## run 1
## miniCPU
module miniCPU (
    input [17:0] switches,  
    input ligar,       
    input enviar,      
    input clk,         
    input rst_n,       
    output [7:0] LCD_DATA,
    output LCD_RS,
    output LCD_RW,
    output LCD_EN,
    output LCD_ON,
    output LCD_BLON
);
clock: 20.0 ns
lec_check: 0
cap_margin: 0
cell_pad_in_sites_detail_placement: 2
core_margin: 2
core_utilization: 57
gpl_routability_driven: 0
place_density: 0.47
slew_margin: 25
tns_end_percent: 20
run.sh (not shown) runs the stock make flow with config.mk's settings and CLKGATE_MAP_FILE=.
Run status, run 1: aborted in detailed placement, error DPL-0033
### run 1 -> run 2
- clearing TNS_END_PERCENT, which used to be 20
- swapping 57 for 72 in CORE_UTILIZATION
- swapping 25 for 20 in SLEW_MARGIN
- clearing GPL_ROUTABILITY_DRIVEN, which used to be 0
- swapping 0 for 40 in CAP_MARGIN
- clearing CELL_PAD_IN_SITES_DETAIL_PLACEMENT, which used to be 2
- clearing PLACE_DENSITY, which used to be 0.47
- swapping 20.0 for 10.5 in the clock period (ns, I/O delays scaled along)
==> results <==
- The flow did not stop early for run 2: all stages ran, and the layout cleared the timing, design-rule and antenna checks.
- Reported for run 1 and run 2, share of synthesized cell area in full adder, half adder and majority cells turned out identical to the last digit.
- Between run 2 and run 1, it is run 2 whose fraction of the core area occupied by cells at floorplan is higher, by 15 points.
- Run 2 against run 1: core box area lost 21%; synthesized cell count neither gained nor lost much; post-synthesis cell type count neither gained nor lost much; share of synthesized cell area in and, or, nand and nor gates neither gained nor lost much.
- Summary of run 2 over run 1: share of the synthesized netlist area taken by xor and xnor gates held, area of the die went down by 21%, share of async-settable or async-resettable flops after synthesis has remained practically unchanged, height of the die went down by 11%, fraction of the yosys area taken by sequential cells closely matched the old numbers.
The following lists how run 3 was set up differently from run 2:
- changing CORE_UTILIZATION from 72 to 25
- changing CAP_MARGIN from 40 to 20
- changing the clock period (ns, I/O delays scaled along) from 10.5 to 12.1
Notes after the runs:
Across run 2 and run 3, the outcome is the same: a clean finish for every run.
Going from run 2 to run 3, proportion of power drawn by the clock network +2.3 points, sequential share of layout area saw a decrease, total number of placement rows picked up an extra 57, aggregate routed wire length fell by 8800 um.
On final period utilization, the lower figure sits with run 3, not run 2.
Lower final area was reported by run 2, not run 3.
Total power: run 3 below run 2
Vertical extent of the die (run 3 vs. run 2) increases by more than half

---

miniCPU again, from the RTL that the note above started with.
Settings: LEC_CHECK=0, CAP_MARGIN=20, CORE_MARGIN=2, CORE_UTILIZATION=72, SLEW_MARGIN=20; clock period 10.8 ns.
Change:
- CORE_UTILIZATION: 72 -> 40
- clock period: 10.8 -> 20.0 ns (I/O delays scaled with it)
=>
- The changed run ran to the end with no violations
- non-clock buffer count came out lower by 31
- routed wire length came out lower by 7.7%
- utilization came out lower by 34 points
- final cell count came out higher by 12%
- power came out lower by 48%
- clock power came out lower by 42%
- fmax came out lower by 11%
- critical path depth came out lower by 2
- sequential share of layout area came out lower by 0.40 points
Change:
- CORE_UTILIZATION: 40 -> 53
- PLACE_DENSITY: not set -> 0.47
=>
- worst hold slack is better by 160 ps
- final area is about the same
- via count goes up by a few percent
- utilization goes up by 14 points
- power goes up by a few percent
Change:
- CORE_UTILIZATION: 53 -> 40
- PLACE_DENSITY: 0.47 -> not set
- SETUP_SLACK_MARGIN: not set -> 0.84
- clock period: 20.0 -> 12.1 ns (I/O delays scaled with it)
After rerunning:
- die area goes up by 32%
- worst setup slack got worse by 6700 ps
- combinational power goes up by 66%
- design area goes up by 1.2%
- core utilization goes down by 14 points
- sequential cell count does not change
- clock power goes up by 62%
- global-route usage goes down by 9.1 points
- final cell count goes up by 6.6%
- routed wire length goes down by 2.1%

---

== build 44 ==
miniCPU again, from the RTL that the note above started with.
clock: 12.1 ns
lec_check: 0
cap_margin: 20
core_margin: 2
core_utilization: 40
slew_margin: 20
Here is what was changed in the inputs of build 15 compared with build 44.
-- flow/config.mk --
<<< build 44, line 9
>>> build 15, line 9
export CORE_ASPECT_RATIO = 0.72
<<< build 44, line 10
export CORE_UTILIZATION = 40
>>> build 15, line 11
export CORE_UTILIZATION = 72
export CTS_CLUSTER_SIZE = 37
export MAX_ROUTING_LAYER = met4
export PLACE_DENSITY = 0.65
==> flow/constraint.sdc <==
create_clock -name core_clock -period 8.87 [get_ports {clk}]
set_input_delay 1.7740 -clock core_clock [delete_from_list [all_inputs] [get_ports {clk}]]
set_output_delay 1.7740 -clock core_clock [all_outputs]
set_load 0.01 [all_outputs]
Out of build 15 and build 44, the only run to close with the timing, design-rule and antenna checks passing was build 44. Compared with build 44, in build 15 routed length on met3 went up by 15000 µm; global-route usage now sits higher. In the tables for build 15 and build 44, worst setup slack reads lower with build 15. The more densely filled core belongs to build 15, not build 44. Looking at build 15 and build 44, the post-synth tally of flip-flops with integrated enable is a wash. Measured against each other, build 15 and build 44 differ in number of buffer and inverter stages on the critical path, the higher figure coming from build 15. Build 44 reports its cell with the largest stage delay on the worst path as sky130_fd_sc_hd__edfxtp_1 while build 15 reports sky130_fd_sc_hd__o32ai_2. Build 15 vs. build 44: worst path required time went down by 3.20 ns; fmax higher; layout-stage area growth over the synthesis result increased 9.4 points.
Edits applied to the flow inputs when going from build 15 to build 19:
-- flow/config.mk --
<<< build 15, line 8
export CAP_MARGIN = 20
export CORE_ASPECT_RATIO = 0.72
>>> build 19, line 8
export CAP_MARGIN = 15
<<< build 15, line 11
export CORE_UTILIZATION = 72
export CTS_CLUSTER_SIZE = 37
>>> build 19, line 10
export CORE_UTILIZATION = 68
export CTS_CLUSTER_DIAMETER = 30
<<< build 15, line 14
export PLACE_DENSITY = 0.65
>>> build 19, line 13
export SETUP_SLACK_MARGIN = 2.45
<<< build 15, line 16
>>> build 19, line 15
export TNS_END_PERCENT = 95
==> flow/constraint.sdc <==
create_clock -name core_clock -period 10.1 [get_ports {clk}]
set_input_delay 2.0200 -clock core_clock [delete_from_list [all_inputs] [get_ports {clk}]]
set_output_delay 2.0200 -clock core_clock [all_outputs]
set_load 0.01 [all_outputs]
## What came out
Flow for build 19 halted at 5_1_grt, error code GRT-0232. Number of instances in the synthesized netlist: build 19 vs build 15 identical. Build 19 -> build 15: I/O pin count delta 0, exact match. Any difference in synthesized chip area reported by yosys between build 19 and build 15 is small enough to ignore. Standard-cell row count on build 19 is up relative to build 15.
Here is what was changed in the inputs of build 61 compared with build 19.
==> flow/config.mk <==
export PLATFORM = sky130hd
export DESIGN_NAME = miniCPU
export DESIGN_NICKNAME = miniCPU
export VERILOG_FILES = /design/flow/design.v
export SDC_FILE = /design/flow/constraint.sdc
export NUM_CORES = 4
export LEC_CHECK = 0
export ABC_AREA = 1
export CAP_MARGIN = 20
export CORE_MARGIN = 2
export CORE_UTILIZATION = 61
export SLEW_MARGIN = 20
==> flow/constraint.sdc <==
create_clock -name core_clock -period 10.5 [get_ports {clk}]
set_input_delay 2.1000 -clock core_clock [delete_from_list [all_inputs] [get_ports {clk}]]
set_output_delay 2.1000 -clock core_clock [all_outputs]
set_load 0.01 [all_outputs]
On build 61: final weighted congestion of routability-driven global placement is about 0.9% lower than what build 19 gave. Diff build 19 -> build 61: area of the synthesized netlist per yosys stat decreased 2.6%; synthesized cell area -910 µm². The flow did not stop early for build 61: all stages ran, and the layout cleared the timing, design-rule and antenna checks.

---

lane 1:
miniCPU again, from the RTL that the note above started with.
Settings: LEC_CHECK=0, ABC_AREA=1, CAP_MARGIN=15, CELL_PAD_IN_SITES_DETAIL_PLACEMENT=2, CORE_ASPECT_RATIO=1.01, CORE_MARGIN=10, CORE_UTILIZATION=30, CTS_CLUSTER_SIZE=85, HOLD_SLACK_MARGIN=0.13, PLACE_DENSITY_LB_ADDON=0.17, SETUP_SLACK_MARGIN=2.45, SLEW_MARGIN=5, TNS_END_PERCENT=5; clock period 17.1 ns.
No stage failed in lane 1, and the final checks on the layout all came back clean.
--- input diff lane 1..lane 2 ---
# lane 1
export LEC_CHECK = 0
export ABC_AREA = 1
export CAP_MARGIN = 15
export CELL_PAD_IN_SITES_DETAIL_PLACEMENT = 2
export CORE_ASPECT_RATIO = 1.01
export CORE_MARGIN = 10
export CORE_UTILIZATION = 30
export CTS_CLUSTER_SIZE = 85
export HOLD_SLACK_MARGIN = 0.13
export PLACE_DENSITY_LB_ADDON = 0.17
export SETUP_SLACK_MARGIN = 2.45
export SLEW_MARGIN = 5
export TNS_END_PERCENT = 5
create_clock -name core_clock -period 17.1 [get_ports {clk}]
# lane 2
export LEC_CHECK = 0
export ABC_AREA = 1
export CAP_MARGIN = 15
export CORE_MARGIN = 2
export CORE_UTILIZATION = 72
export CTS_CLUSTER_DIAMETER = 106
export SETUP_SLACK_MARGIN = -0.87
export SLEW_MARGIN = 20
export TNS_END_PERCENT = 95
create_clock -name core_clock -period 13.8 [get_ports {clk}]
Notes after the runs:
Lane 2 finished all stages; the layout is clean.
Lane 1 -> lane 2: clock-buffer cell count decreased by more than a quarter
Diff lane 1 -> lane 2: part of the power in registers grew by 1.6 points, met2 track demand over resource grew by 33 points, area share of and-or/or-and cells after synthesis held steady, number of signal-net buffers in the layout shrank by about 24%.
Between lane 2 and lane 1, the worst reg2reg path depth is lower for lane 1.
Against lane 1, via density per instance in lane 2 rose by more than 10%.
Looking only at post-route cell area, and setting everything else aside, the lower value of lane 2 and lane 1 goes to lane 2.
diff inputs: lane 2 => lane 3
# lane 2
export LEC_CHECK = 0
export ABC_AREA = 1
export CAP_MARGIN = 15
export CORE_MARGIN = 2
export CORE_UTILIZATION = 72
export CTS_CLUSTER_DIAMETER = 106
export SETUP_SLACK_MARGIN = -0.87
export SLEW_MARGIN = 20
export TNS_END_PERCENT = 95
create_clock -name core_clock -period 13.8 [get_ports {clk}]
# lane 3
export LEC_CHECK = 0
export CAP_MARGIN = 20
export CORE_MARGIN = 2
export CORE_UTILIZATION = 63
export SLEW_MARGIN = 20
create_clock -name core_clock -period 8.87 [get_ports {clk}]
==> results <==
Status lane 3: flow complete, layout not clean - negative setup slack. Share of the clock period used by the worst path after layout is lower on lane 2. When lane 3 is measured against lane 2, its setup skew after layout turns out 10 ps higher. Summary of lane 3 over lane 2: global-route usage now larger, maximum resistive drop on vdd up 0.054 mV, area figure in the yosys stat output grew by about 2.7%.
Relative to lane 3, the following input files were edited for lane 4:
# lane 3
export LEC_CHECK = 0
export CAP_MARGIN = 20
export CORE_MARGIN = 2
export CORE_UTILIZATION = 63
export SLEW_MARGIN = 20
create_clock -name core_clock -period 8.87 [get_ports {clk}]
# lane 4
export LEC_CHECK = 0
export ABC_AREA = 1
export CAP_MARGIN = 0
export CORE_MARGIN = 2
export CORE_UTILIZATION = 72
export CTS_CLUSTER_DIAMETER = 362
export CTS_CLUSTER_SIZE = 30
export PLACE_DENSITY = 0.66
export SLEW_MARGIN = 20
create_clock -name core_clock -period 6.84 [get_ports {clk}]
## What came out
Lane 4: GRT-0116 in global routing -> run aborted
STATUS run=lane 3 STAGES=ALL_DONE FINAL_CHECKS=FAILED CAUSE=negative setup slack
[compare] base=lane 3 new=lane 4: area of the mapped netlist lost about 2.6%, number of placement rows lost 7, number of setup buffers added after CTS picked up an extra 67.
Here is what was changed in the inputs of lane 5 compared with lane 4.
# lane 4
export LEC_CHECK = 0
export ABC_AREA = 1
export CAP_MARGIN = 0
export CORE_MARGIN = 2
export CORE_UTILIZATION = 72
export CTS_CLUSTER_DIAMETER = 362
export CTS_CLUSTER_SIZE = 30
export PLACE_DENSITY = 0.66
export SLEW_MARGIN = 20
create_clock -name core_clock -period 6.84 [get_ports {clk}]
# lane 5
export LEC_CHECK = 0
export ABC_AREA = 1
export CAP_MARGIN = 0
export CORE_MARGIN = 2
export CORE_UTILIZATION = 72
export CTS_CLUSTER_DIAMETER = 106
export PLACE_DENSITY = 0.64
export SETUP_SLACK_MARGIN = -0.87
export SLEW_MARGIN = 20
export TNS_END_PERCENT = 95
create_clock -name core_clock -period 11.4 [get_ports {clk}]
==> comparison <==
- Lane 5 finished end to end and its layout was clean on timing, DRC and antenna.
- Against lane 4, number of placed instances, taps included in lane 5 fell by more than 10%.
- Compared with lane 4, lane 5 shows post-place instance area that has gone down by more than 10%.
- Measured against lane 5, the placed wire-length estimate of lane 4 comes out at 1.15 times the reference value.
- Lane 4 and lane 5 ended up with nearly the same cell count after synthesis.

---

Starting RTL as in the previous note.
Settings: LEC_CHECK=0, CAP_MARGIN=15, CORE_MARGIN=2, CORE_UTILIZATION=72, CTS_CLUSTER_DIAMETER=32, PLACE_DENSITY=0.68, SETUP_SLACK_MARGIN=2.45, SLEW_MARGIN=20, TNS_END_PERCENT=95; clock period 10.1 ns.
The starting point stopped in global routing (5_1_grt) on GRT-0232.
Rerun with:
CORE_UTILIZATION = 58   (was 72)
CTS_CLUSTER_DIAMETER = default   (was 32)
PLACE_DENSITY = default   (was 0.68)
PLACE_DENSITY_LB_ADDON = 0.17   (was default)
Now the flow finished with timing, DRC and antenna clean.
Synthesized cell count is unchanged.
Die area rose by 24%.
Area after synthesis stays the same.
Rerun with:
CORE_ASPECT_RATIO = 1.01   (was default)
CORE_MARGIN = 10   (was 2)
CORE_UTILIZATION = 30   (was 58)
CTS_CLUSTER_SIZE = 85   (was default)
HOLD_SLACK_MARGIN = 0.13   (was default)
SLEW_MARGIN = 5   (was 20)
clock period = 17.1 ns   (was 10.1 ns; I/O delays follow)
Setup slack is better by 4.8 ns. Cell area shrinks by roughly a tenth. Cell count climbs by a little under a tenth. First-iteration DRC count shrinks by well over a third. Core utilization went down by 39 points.
Rerun with:
ABC_AREA = 1   (was default)
CAP_MARGIN = 40   (was 15)
CELL_PAD_IN_SITES_DETAIL_PLACEMENT = 1   (was default)
CELL_PAD_IN_SITES_GLOBAL_PLACEMENT = 2   (was default)
CORE_ASPECT_RATIO = 0.57   (was 1.01)
CTS_CLUSTER_SIZE = 72   (was 85)
GPL_ROUTABILITY_DRIVEN = 0   (was default)
GPL_TIMING_DRIVEN = 0   (was default)
HOLD_SLACK_MARGIN = 0.06   (was 0.13)
MAX_ROUTING_LAYER = met4   (was default)
MIN_ROUTING_LAYER = met2   (was default)
SETUP_SLACK_MARGIN = 3.3   (was 2.45)
SLEW_MARGIN = 10   (was 5)
TNS_END_PERCENT = 100   (was 95)
Result:
- Now the flow did not get past global routing (5_1_grt) (GRT-0116)
- die area shrinks by 2.1%
- synthesized area shrinks by 2.6%
- synthesized cell count grows by 24%

---

Starting RTL as in the previous note.
==> flow/config.mk <==
export PLATFORM = sky130hd
export DESIGN_NAME = miniCPU
export DESIGN_NICKNAME = miniCPU
export VERILOG_FILES = /design/flow/design.v
export SDC_FILE = /design/flow/constraint.sdc
export NUM_CORES = 4
export LEC_CHECK = 0
export CAP_MARGIN = 20
export CELL_PAD_IN_SITES_DETAIL_PLACEMENT = 2
export CORE_MARGIN = 2
export CORE_UTILIZATION = 44
export CTS_CLUSTER_DIAMETER = 292
export CTS_CLUSTER_SIZE = 76
export MAX_ROUTING_LAYER = met4
export MIN_ROUTING_LAYER = met2
export PLACE_DENSITY = 0.79
export SETUP_SLACK_MARGIN = -0.81
export SLEW_MARGIN = 20
export TNS_END_PERCENT = 80
==> flow/constraint.sdc <==
create_clock -name core_clock -period 15.9 [get_ports {clk}]
set_input_delay 3.1800 -clock core_clock [delete_from_list [all_inputs] [get_ports {clk}]]
set_output_delay 3.1800 -clock core_clock [all_outputs]
set_load 0.01 [all_outputs]
The first run stopped in global routing.
Change:
Settings changed: ABC_AREA from default to 1, CELL_PAD_IN_SITES_DETAIL_PLACEMENT 2 to default, CORE_UTILIZATION 44 to 72, CTS_CLUSTER_DIAMETER 292 to default, CTS_CLUSTER_SIZE 76 to 99, MAX_ROUTING_LAYER met4 to default, MIN_ROUTING_LAYER met2 to default, PLACE_DENSITY 0.79 to default, PLACE_DENSITY_LB_ADDON from default to 0.05, SETUP_SLACK_MARGIN -0.81 to 2.79, TNS_END_PERCENT 80 to default.
Clock period 15.9 ns to 9.45 ns, I/O delays scaled along.
Effect:
- The changed run never finished: it broke off in global routing (GRT-0232)
- synthesized area falls by a few percent
- die area came out lower by well over a third
- synthesized cell count rose by a quarter to a third
No activity file was given, so power comes from the tool's default toggle rates.
